## run A
==> flow/design.v (excerpt) <==
module ICMS(
    input CLK,
    input RST,
    input radar_echo,
    input scan_for_target,
    input [31:0] jet_speed,
    input [31:0] max_safe_distance,
    input [5:0] wind,
    input thunderstorm,
    input [1:0] visibility,
    input signed [7:0] temperature,
    output radar_pulse_trigger,
    output [31:0] distance_to_target,
    output safe_to_engage,
    output threat_detected,
    output emergency_landing_alert,
    output [1:0] ECSU_state,  
    output [1:0] ARTAU_state
);
clock: 21.3 ns
lec_check: 0
abc_area: 0
cap_margin: 40
cell_pad_in_sites_global_placement: 2
core_aspect_ratio: 0.62
core_margin: 2
core_utilization: 45
gpl_routability_driven: 1
gpl_timing_driven: 1
max_routing_layer: met4
slew_margin: 30
run.sh (not shown) runs the stock make flow with config.mk's settings and CLKGATE_MAP_FILE=.
Layout checks on run A: not met. Flow itself completed; violations: setup timing.
Setup changes, run A to run B
Settings: GPL_ROUTABILITY_DRIVEN removed (was 1); CORE_ASPECT_RATIO removed (was 0.62); CORE_UTILIZATION changed from 45 to 40; SLEW_MARGIN changed from 30 to 20; ABC_AREA removed (was 0); CELL_PAD_IN_SITES_GLOBAL_PLACEMENT removed (was 2); CAP_MARGIN changed from 40 to 20; MAX_ROUTING_LAYER removed (was met4); GPL_TIMING_DRIVEN removed (was 1); the clock period (ns, I/O delays scaled along) changed from 21.3 to 30.0.
--- outcome ---
The flow did not stop early for run B: all stages ran, and the layout cleared the timing, DRC and antenna checks.
NOTE: non-clock buffer count in the final layout in run B falls short of that of run A
Compared with run A, in run B final area now smaller; signed area change from the synthesized netlist to the final layout now smaller.
Here is what was changed in the inputs of run C compared with run B.
Settings: putting GPL_ROUTABILITY_DRIVEN at 0 where nothing was set; putting TNS_END_PERCENT at 10 where nothing was set; putting SETUP_SLACK_MARGIN at -2.0 where nothing was set; putting CELL_PAD_IN_SITES_GLOBAL_PLACEMENT at 1 where nothing was set; putting CTS_CLUSTER_SIZE at 99 where nothing was set; putting CORE_ASPECT_RATIO at 0.5 where nothing was set; swapping 40 for 63 in CORE_UTILIZATION; putting CTS_CLUSTER_DIAMETER at 193 where nothing was set; putting ABC_AREA at 0 where nothing was set.
### Flow results
Layout checks on run C: not met. Flow itself completed; violations: setup timing.
Run B finished every step from synthesis to the final layout, and the layout passed the timing, DRC and antenna checks.
Setup slack: run C less than run B
Per the comparison of run C with run B, count of vias placed by the detailed router increased 89; wire length of the first global-routing pass decreased about 3%.
Run C: final area is 3.8% lower than what run B reported.
Run C vs run B, register fraction of the total cell area went up by 0.38 points.
Taking run B as the reference, in run C post-route clock skew has increased, wire length reported by the detailed router has decreased, die area has decreased.
diff inputs: run C => run D
Settings: removing GPL_ROUTABILITY_DRIVEN (formerly 0); removing CELL_PAD_IN_SITES_GLOBAL_PLACEMENT (formerly 1); removing CTS_CLUSTER_DIAMETER (formerly 193); removing CTS_CLUSTER_SIZE (formerly 99); removing TNS_END_PERCENT (formerly 10); changing CORE_UTILIZATION from 63 to 66; removing SETUP_SLACK_MARGIN (formerly -2.0); removing CORE_ASPECT_RATIO (formerly 0.5); removing ABC_AREA (formerly 0); changing the clock period (ns, I/O delays scaled along) from 30.0 to 24.5.
## What came out
No final results exist for run D, since it was stopped by error DPL-0038 during global routing.
Diff run C -> run D: count of placed standard cells including taps up 19%; count of distinct cell types in the synthesized netlist ~0 delta; chip height went up by 37%.
Run C → run D: synthesized-area fraction occupied by ao, oa, aoi and oai cells was more or less identical, die width went down.
Run C has lower post-placement cell area than run D.
Here is what was changed in the inputs of run E compared with run D.
Settings: a change of CORE_UTILIZATION from 66 to 40; a change of the clock period (ns, I/O delays scaled along) from 24.5 to 29.0.
==> comparison <==
Run E finished every step from synthesis to the final layout, and the layout passed the timing, DRC and antenna checks. Run E vs run D: placed instance area down. Re synthesis-stage register bit count: no difference whatsoever between run D and run E. Count of clock tree sinks across run D and run E: no real change. Run E — count of buffers added by post-CTS timing repair for setup 40 lower, run D as reference. Reported for run D and run E, H-tree depth turned out identical to the last digit. Re count of flip-flops with a built-in enable after synthesis: no difference whatsoever between run D and run E. Number of placement rows: run E vs run D up 30%. On run E: worst setup slack after placement is 1.50 ns higher than what run D gave. Per the comparison of run E with run D, placeable core region has increased, die area rose about 60%, quantity of gates resized following cts shows a reduction of 123.
Input-level comparison between run F and run E:
Settings: an added CELL_PAD_IN_SITES_GLOBAL_PLACEMENT of 1; an added HOLD_SLACK_MARGIN of -0.05; a change of the clock period (ns, I/O delays scaled along) from 29.0 to 30.0.
Results
Delta (run F minus run E): non-clock buffer count went down by 46, detailed route wirelength on metal3 now sits lower, distinct cell type count of the synthesized netlist has remained practically unchanged, final standard cell area without fillers went down about 2%. Compared with run E, in run F cell count dropped 1.2%, register-to-register slack climbed 0.17 ns, overall track demand over capacity in global routing climbed 1.2 points, via count dropped about 2.3%.


Starting RTL as in the previous note.
==> flow/config.mk <==
export PLATFORM = sky130hd
export DESIGN_NAME = ICMS
export DESIGN_NICKNAME = ICMS
export VERILOG_FILES = /design/flow/design.v
export SDC_FILE = /design/flow/constraint.sdc
export NUM_CORES = 4
export LEC_CHECK = 0
export ABC_AREA = 1
export CAP_MARGIN = 20
export CORE_ASPECT_RATIO = 0.5
export CORE_MARGIN = 2
export CORE_UTILIZATION = 72
export CTS_CLUSTER_DIAMETER = 396
export CTS_CLUSTER_SIZE = 97
export SETUP_SLACK_MARGIN = 3.39
export SLEW_MARGIN = 20
export TNS_END_PERCENT = 100
==> flow/constraint.sdc <==
create_clock -name core_clock -period 11.2 [get_ports {CLK}]
set_input_delay 2.2400 -clock core_clock [delete_from_list [all_inputs] [get_ports {CLK}]]
set_output_delay 2.2400 -clock core_clock [all_outputs]
set_load 0.01 [all_outputs]
The starting point ended with an error in clock tree synthesis with DPL-0038.
Rerun with:
--- a/flow/config.mk
+++ b/flow/config.mk
@@ -9,3 +9,2 @@
 export CAP_MARGIN = 20
-export CORE_ASPECT_RATIO = 0.5
 export CORE_MARGIN = 2
@@ -16,2 +15,2 @@
 export SLEW_MARGIN = 20
-export TNS_END_PERCENT = 100
+export TNS_END_PERCENT = 5
==> flow/constraint.sdc (replaced) <==
create_clock -name core_clock -period 11.4 [get_ports {CLK}]
set_input_delay 2.2800 -clock core_clock [delete_from_list [all_inputs] [get_ports {CLK}]]
set_output_delay 2.2800 -clock core_clock [all_outputs]
set_load 0.01 [all_outputs]
After rerunning: This time the run did not get past global routing. Die size barely changes. Synthesized area is unchanged. Synthesized cell count stays the same.
Rerun with:
--- a/flow/config.mk
+++ b/flow/config.mk
@@ -7,3 +7,2 @@
 export LEC_CHECK = 0
-export ABC_AREA = 1
 export CAP_MARGIN = 20
@@ -12,5 +11,2 @@
 export CTS_CLUSTER_DIAMETER = 396
-export CTS_CLUSTER_SIZE = 97
-export SETUP_SLACK_MARGIN = 3.39
 export SLEW_MARGIN = 20
-export TNS_END_PERCENT = 5
==> flow/constraint.sdc (replaced) <==
create_clock -name core_clock -period 15.6 [get_ports {CLK}]
set_input_delay 3.1200 -clock core_clock [delete_from_list [all_inputs] [get_ports {CLK}]]
set_output_delay 3.1200 -clock core_clock [all_outputs]
set_load 0.01 [all_outputs]
After rerunning:
- The new run ended with an error in detailed placement
- die area came out higher by 4.1%
- area after synthesis came out higher by 4.2%
- synthesized cell count came out lower by 10%
Rerun with:
--- a/flow/config.mk
+++ b/flow/config.mk
@@ -9,4 +9,4 @@
 export CORE_MARGIN = 2
-export CORE_UTILIZATION = 72
-export CTS_CLUSTER_DIAMETER = 396
+export CORE_UTILIZATION = 66
+export MAX_ROUTING_LAYER = met4
 export SLEW_MARGIN = 20
==> flow/constraint.sdc (replaced) <==
create_clock -name core_clock -period 24.7 [get_ports {CLK}]
set_input_delay 4.9400 -clock core_clock [delete_from_list [all_inputs] [get_ports {CLK}]]
set_output_delay 4.9400 -clock core_clock [all_outputs]
set_load 0.01 [all_outputs]
Result:
- The new run never finished: it broke off in global routing on GRT-0232
- synthesized area does not change
- die area grows by a little under a tenth
- synthesized cell count is unchanged
Rerun with:
--- a/flow/config.mk
+++ b/flow/config.mk
@@ -9,4 +9,3 @@
 export CORE_MARGIN = 2
-export CORE_UTILIZATION = 66
-export MAX_ROUTING_LAYER = met4
+export CORE_UTILIZATION = 58
 export SLEW_MARGIN = 20
==> flow/constraint.sdc (replaced) <==
create_clock -name core_clock -period 24.4 [get_ports {CLK}]
set_input_delay 4.8800 -clock core_clock [delete_from_list [all_inputs] [get_ports {CLK}]]
set_output_delay 4.8800 -clock core_clock [all_outputs]
set_load 0.01 [all_outputs]
The changed run ran to the end with violations: setup timing. Synthesized area stays the same. Die area rose by 14%. Synthesized cell count does not change.


run 1:
Starting RTL as in the previous note.
==> flow/config.mk <==
export PLATFORM = sky130hd
export DESIGN_NAME = ICMS
export DESIGN_NICKNAME = ICMS
export VERILOG_FILES = /design/flow/design.v
export SDC_FILE = /design/flow/constraint.sdc
export NUM_CORES = 4
export LEC_CHECK = 0
export ABC_AREA = 1
export CAP_MARGIN = 20
export CORE_MARGIN = 2
export CORE_UTILIZATION = 72
export CTS_CLUSTER_DIAMETER = 222
export CTS_CLUSTER_SIZE = 73
export HOLD_SLACK_MARGIN = -0.07
export PLACE_DENSITY_LB_ADDON = 0.22
export SLEW_MARGIN = 20
export TNS_END_PERCENT = 5
==> flow/constraint.sdc <==
create_clock -name core_clock -period 19.2 [get_ports {CLK}]
set_input_delay 3.8400 -clock core_clock [delete_from_list [all_inputs] [get_ports {CLK}]]
set_output_delay 3.8400 -clock core_clock [all_outputs]
set_load 0.01 [all_outputs]
Run 1 did not finish; a tool error ended it in global routing (5_1_grt).
diff inputs: run 1 => run 2
# run 1
export LEC_CHECK = 0
export ABC_AREA = 1
export CAP_MARGIN = 20
export CORE_MARGIN = 2
export CORE_UTILIZATION = 72
export CTS_CLUSTER_DIAMETER = 222
export CTS_CLUSTER_SIZE = 73
export HOLD_SLACK_MARGIN = -0.07
export PLACE_DENSITY_LB_ADDON = 0.22
export SLEW_MARGIN = 20
export TNS_END_PERCENT = 5
create_clock -name core_clock -period 19.2 [get_ports {CLK}]
# run 2
export LEC_CHECK = 0
export ABC_AREA = 1
export CAP_MARGIN = 20
export CORE_MARGIN = 2
export CORE_UTILIZATION = 58
export CTS_CLUSTER_SIZE = 73
export SLEW_MARGIN = 20
create_clock -name core_clock -period 23.5 [get_ports {CLK}]
### Flow results
Run 2 against run 1: final weighted congestion in routability-driven placement dropped 6.7%, number of sinks handled by clock tree synthesis was more or less identical, average size of a mapped cell stayed essentially flat.
Relative to run 1, the sum of net half-perimeters after detailed placement of run 2 is lower by 15%.
Going from run 1 to run 2, the initial core utilization was found to have gone down by 15 points.
Reported for run 1 and run 2, synthesized cell count turned out identical to the last digit.
Comparing number of core rows for run 1 and run 2, the bigger number came from run 2.
Run 2 has completed all stages; timing, DRC and antenna checks passed.
## Diff of input files: run 3 against run 2
# run 2
export LEC_CHECK = 0
export ABC_AREA = 1
export CAP_MARGIN = 20
export CORE_MARGIN = 2
export CORE_UTILIZATION = 58
export CTS_CLUSTER_SIZE = 73
export SLEW_MARGIN = 20
create_clock -name core_clock -period 23.5 [get_ports {CLK}]
# run 3
export LEC_CHECK = 0
export CAP_MARGIN = 20
export CORE_MARGIN = 2
export CORE_UTILIZATION = 67
export CTS_CLUSTER_SIZE = 73
export SETUP_SLACK_MARGIN = 5.0
export SLEW_MARGIN = 20
create_clock -name core_clock -period 30.4 [get_ports {CLK}]
[summary]
- Diff run 3 and run 2: sum of routed wire length over all layers lower in run 2
- Looking at post-detailed-placement cell area, run 3 sits 1500 µm² above run 2.
- Core util | run 3 vs run 2 | run 3 higher
- Run 3 ends up with higher cell area than run 2 does.
Changes in run 4 relative to run 3:
# run 3
export LEC_CHECK = 0
export CAP_MARGIN = 20
export CORE_MARGIN = 2
export CORE_UTILIZATION = 67
export CTS_CLUSTER_SIZE = 73
export SETUP_SLACK_MARGIN = 5.0
export SLEW_MARGIN = 20
create_clock -name core_clock -period 30.4 [get_ports {CLK}]
# run 4
export LEC_CHECK = 0
export CAP_MARGIN = 20
export CORE_MARGIN = 2
export CORE_UTILIZATION = 71
export CTS_CLUSTER_SIZE = 73
export HOLD_SLACK_MARGIN = -0.08
export MAX_ROUTING_LAYER = met4
export SETUP_SLACK_MARGIN = 5.0
export SLEW_MARGIN = 20
create_clock -name core_clock -period 30.4 [get_ports {CLK}]
--- outcome ---
- As the logs show, run 4 stopped at global routing (5_1_grt) after a tool error, so it never reached the end of the flow.
- Reported for run 4 and run 3, number of flops mapped to enable cells by yosys turned out identical to the last digit.
- Core footprint improves in run 4 relative to run 3.
- Cell count in the Yosys report: run 3 vs run 4 identical
- Final weighted congestion in routability-driven placement grows by a few percent when moving from run 3 to run 4.
- The run showing the greater pre-placement core utilization is run 4.
- Run 3 → run 4: cts-stage hold buffer count held steady, total placed cells including tap cells saw a decrease.
--- input diff run 4..run 5 ---
# run 4
export LEC_CHECK = 0
export CAP_MARGIN = 20
export CORE_MARGIN = 2
export CORE_UTILIZATION = 71
export CTS_CLUSTER_SIZE = 73
export HOLD_SLACK_MARGIN = -0.08
export MAX_ROUTING_LAYER = met4
export SETUP_SLACK_MARGIN = 5.0
export SLEW_MARGIN = 20
create_clock -name core_clock -period 30.4 [get_ports {CLK}]
# run 5
export LEC_CHECK = 0
export ABC_AREA = 1
export CAP_MARGIN = 20
export CORE_MARGIN = 2
export CORE_UTILIZATION = 66
export CTS_CLUSTER_SIZE = 73
export SLEW_MARGIN = 20
export TNS_END_PERCENT = 5
create_clock -name core_clock -period 19.1 [get_ports {CLK}]
Notes after the runs:
Diff run 4..run 5 | number of levels in the clock H-tree | negligible. Relative to run 4, the final estimated routing congestion in global placement of run 5 is lower by 7.3%. Run 5 had finished all stages when the layout checks came back failing, citing negative setup slack. | worst-case setup slack after placement | run 5 vs run 4 | worse |. In run 5, the area after synthesis came out 4.0% below the value in run 4. Cmp run 5 vs run 4: number of instances in the placed design higher in run 5.
Inputs modified between run 5 and run 6:
# run 5
export LEC_CHECK = 0
export ABC_AREA = 1
export CAP_MARGIN = 20
export CORE_MARGIN = 2
export CORE_UTILIZATION = 66
export CTS_CLUSTER_SIZE = 73
export SLEW_MARGIN = 20
export TNS_END_PERCENT = 5
create_clock -name core_clock -period 19.1 [get_ports {CLK}]
# run 6
export LEC_CHECK = 0
export CAP_MARGIN = 20
export CORE_MARGIN = 2
export CORE_UTILIZATION = 71
export CTS_CLUSTER_SIZE = 33
export SLEW_MARGIN = 20
create_clock -name core_clock -period 25.8 [get_ports {CLK}]
Results
STATUS run=run 6 STAGES=ALL_DONE FINAL_CHECKS=FAILED CAUSE=negative setup slack
The non-clock buffer count of run 6 is lower than that of run 5.
Run 6: final weighted congestion of routability-driven global placement 12% above run 5
Going from run 5 to run 6, routed wire length grows by 38000 µm.
DRC marker count from the first detailed-route iteration on run 6 is behind run 5.
Final cell count, run 6 vs run 5: down by more than 10%
Taking run 5 as the reference, in run 6 final cycle utilization of the critical path fell 1.6 points; count of cells along the worst hold path fell 1.
Main logic family after synthesis = AND-OR/OR-AND gates: run 6; main logic family after synthesis = simple AND/OR/NAND/NOR gates: run 5
Cell area after placement, run 6 and run 5: smaller value in run 6
